==> inputs of v36 <==
Design brain_m, start of the top module:
module brain_m(clk, rst, distance, mode, start, E, color, OE, shape);
	input clk, rst, mode, start, E;
	input [6:0] distance;
	output color, OE;
	output [4:0] shape;
	wire [99:0] W1;
	wire W2, W3, W8, W13, W14, 
		  W15, W16, W17, W18, W19, 
		  W20, W21, W22, W23, W24, 
		  W25, W26, W27, W28, W29, 
		  W30, W31;
	wire [6:0] W4, W5;
	wire [11:0] W6, W51, W52, W53, 
					W54, W55, W56, W57, 
					W58, W59, W60, W61, 
					W62, W63, W64, W65, 
					W66, W67, W68, W69, 
					W11, W12;
	wire [4:0] W7, W32, W33, W34, W35, 
				  W36, W37, W38, W39, W40, 
				  W41, W42, W43, W44, W45, 
				  W46, W47, W48, W49, W50, 
				  W9, W10;
	sensory_neuron s1(clk, rst, distance, 7'b0000010, start, W1[0]);
	sensory_neuron s2(clk, rst, distance, 7'b0000011, start, W1[1]);
	sensory_neuron s3(clk, rst, distance, 7'b0000100, start, W1[2]);
	sensory_neuron s4(clk, rst, distance, 7'b0000101, start, W1[3]);
  ...
clock: 3.67 ns
lec_check: 0
cap_margin: 15
cell_pad_in_sites_global_placement: 0
core_margin: 2
core_utilization: 72
cts_cluster_diameter: 353
cts_cluster_size: 24
hold_slack_margin: 0.28
place_density_lb_addon: 0.01
setup_slack_margin: -0.15
slew_margin: 25
run.sh (not shown) runs the stock make flow with config.mk's settings and CLKGATE_MAP_FILE=.
==> inputs of v30, as changes to v36 <==
CAP_MARGIN = 20   (was 15)
CELL_PAD_IN_SITES_GLOBAL_PLACEMENT = unset   (was 0)
CTS_CLUSTER_DIAMETER = unset   (was 353)
CTS_CLUSTER_SIZE = unset   (was 24)
HOLD_SLACK_MARGIN = unset   (was 0.28)
PLACE_DENSITY_LB_ADDON = 0.0   (was 0.01)
SETUP_SLACK_MARGIN = 0.62   (was -0.15)
SLEW_MARGIN = 20   (was 25)
==> flow/constraint.sdc (replaced) <==
create_clock -name core_clock -period 3.7 [get_ports {clk}]
set_input_delay 0.7400 -clock core_clock [delete_from_list [all_inputs] [get_ports {clk}]]
set_output_delay 0.7400 -clock core_clock [all_outputs]
set_load 0.01 [all_outputs]
==> inputs of v22, as changes to v36 <==
CAP_MARGIN = 10   (was 15)
CELL_PAD_IN_SITES_GLOBAL_PLACEMENT = unset   (was 0)
CTS_CLUSTER_DIAMETER = unset   (was 353)
CTS_CLUSTER_SIZE = 15   (was 24)
HOLD_SLACK_MARGIN = -0.1   (was 0.28)
PLACE_DENSITY_LB_ADDON = unset   (was 0.01)
SETUP_SLACK_MARGIN = -0.27   (was -0.15)
SLEW_MARGIN = 40   (was 25)
==> flow/constraint.sdc (replaced) <==
create_clock -name core_clock -period 2.83 [get_ports {clk}]
set_input_delay 0.5660 -clock core_clock [delete_from_list [all_inputs] [get_ports {clk}]]
set_output_delay 0.5660 -clock core_clock [all_outputs]
set_load 0.01 [all_outputs]
==> qor summary <==
item	v30	v22	v36
Final count of negative-setup-slack endpoints	15	377	8
Layout Cells excl Fill	13051	13337	12603
Overall via count from detail_route	88518	88010	82062
Total negative slack for setup checks	-5.58 ns	-114.74 ns	-1.09 ns
Comb gates	7303	7303	7292
Portion of total power attributed to the clock network	44.1%	42.5%	29.8%
Initial drt markers	11414	10030	8133
Area growth, synth to finish	15.2%	16.0%	6.09%
Final clock skew	0.0667 ns	0.0439 ns	0.0474 ns
Post CTS Setup Buffer Count	98	36	14
Post-detailed-routing wire length	329000 µm	314000 µm	273000 µm
Comb gate area	48600 µm²	47800 µm²	46400 µm²
Nets	11160	11458	10897
Clkbuf count	378	335	144
Maximum number of buffers from clock root to sink	4	3	3
Worst setup endpoint	iscu.remReg1[6]	iscu.remReg1[6]	shape[2]
Placed Instance Area	109000 µm²	112000 µm²	109000 µm²
Worst hold slack across all endpoints	0.282 ns	0.0711 ns	0.386 ns
Reg2reg path depth	18	16	16
Antenna diode count	20	2	1
Path type of the worst setup path	flop to flop	flop to flop	flop to primary output
Multi-input combinational area share	39.8%	38.8%	41.2%
Outcome	complete, but fails checks	complete, but fails checks	complete, but fails checks
Layout check failures	setup timing	setup timing	setup timing
Fillers	8085	8188	9906
Util after Layout	83.7%	84.3%	77.1%
Combinational fraction of design power	6.7%	7.1%	7.7%

==> wip/harbor <==
brain_m again, from the RTL that the note above started with.
make LEC_CHECK=0 ABC_AREA=1 CAP_MARGIN=20 CELL_PAD_IN_SITES_GLOBAL_PLACEMENT=1 CORE_ASPECT_RATIO=0.5 CORE_MARGIN=2 CORE_UTILIZATION=68 CTS_CLUSTER_DIAMETER=253 CTS_CLUSTER_SIZE=98 PLACE_DENSITY=0.39 SETUP_SLACK_MARGIN=2.48 SLEW_MARGIN=20 finish   # period 10.0 ns
==> wip/delta: changes against wip/harbor <==
ABC_AREA = not set   (was 1)
CELL_PAD_IN_SITES_GLOBAL_PLACEMENT = not set   (was 1)
CORE_ASPECT_RATIO = not set   (was 0.5)
CORE_UTILIZATION = 72   (was 68)
CTS_CLUSTER_DIAMETER = not set   (was 253)
CTS_CLUSTER_SIZE = not set   (was 98)
PLACE_DENSITY = not set   (was 0.39)
SETUP_SLACK_MARGIN = -0.24   (was 2.48)
==> flow/constraint.sdc (replaced) <==
create_clock -name core_clock -period 3.7 [get_ports {clk}]
set_input_delay 0.7400 -clock core_clock [delete_from_list [all_inputs] [get_ports {clk}]]
set_output_delay 0.7400 -clock core_clock [all_outputs]
set_load 0.01 [all_outputs]
==> wip/violet: changes against wip/harbor <==
ABC_AREA = not set   (was 1)
CAP_MARGIN = 40   (was 20)
CELL_PAD_IN_SITES_DETAIL_PLACEMENT = 1   (was not set)
CELL_PAD_IN_SITES_GLOBAL_PLACEMENT = not set   (was 1)
CORE_ASPECT_RATIO = not set   (was 0.5)
CORE_UTILIZATION = 47   (was 68)
CTS_CLUSTER_DIAMETER = 393   (was 253)
CTS_CLUSTER_SIZE = not set   (was 98)
GPL_ROUTABILITY_DRIVEN = 1   (was not set)
MIN_ROUTING_LAYER = met1   (was not set)
PLACE_DENSITY = 0.41   (was 0.39)
SETUP_SLACK_MARGIN = not set   (was 2.48)
==> flow/constraint.sdc (replaced) <==
create_clock -name core_clock -period 8.91 [get_ports {clk}]
set_input_delay 1.7820 -clock core_clock [delete_from_list [all_inputs] [get_ports {clk}]]
set_output_delay 1.7820 -clock core_clock [all_outputs]
set_load 0.01 [all_outputs]
==> run_results.csv <==
group,metric,value,unit
floorplan,fp_util,68.91,%
synthesis,syn_avg_cell_area,8.137,um2
floorplan,die_h,284.9,um
status,stop_stage,"global placement without I/O (3_1_place_gp_skip_io)",
status,tool.error,"[ERROR GPL-0301] Utilization 105.202 % exceeds 100%.",
status,status,"aborted with a tool error",
synthesis,synth-simple-area-share,18.46,%
the above is filed under wip/harbor

==> run_results.csv <==
group,metric,value,unit
final_timing,layout_setup_ws,-0.4030,ns
status,so.violations,"negative setup slack",
synthesis,synth-simple-area-share,16.94,%
final_timing,setup-violations-final,11,
status,status,"failed layout checks",
floorplan,fp_util,72.70,%
the above is filed under wip/delta

==> run_results.csv <==
group,metric,value,unit
status,status,"finished clean",
floorplan,die_h,479.4,um
route,diodes,7,
synthesis,syn_avg_cell_area,9.728,um2
synthesis,synth-simple-area-share,16.94,%
floorplan,fp_util,47.27,%
power_and_ir_drop,power,26.47,mW
worst_setup_path,cp_data_arrival_time,4.49,ns
the above is filed under wip/violet

No activity file was given, so power comes from the tool's default toggle rates.
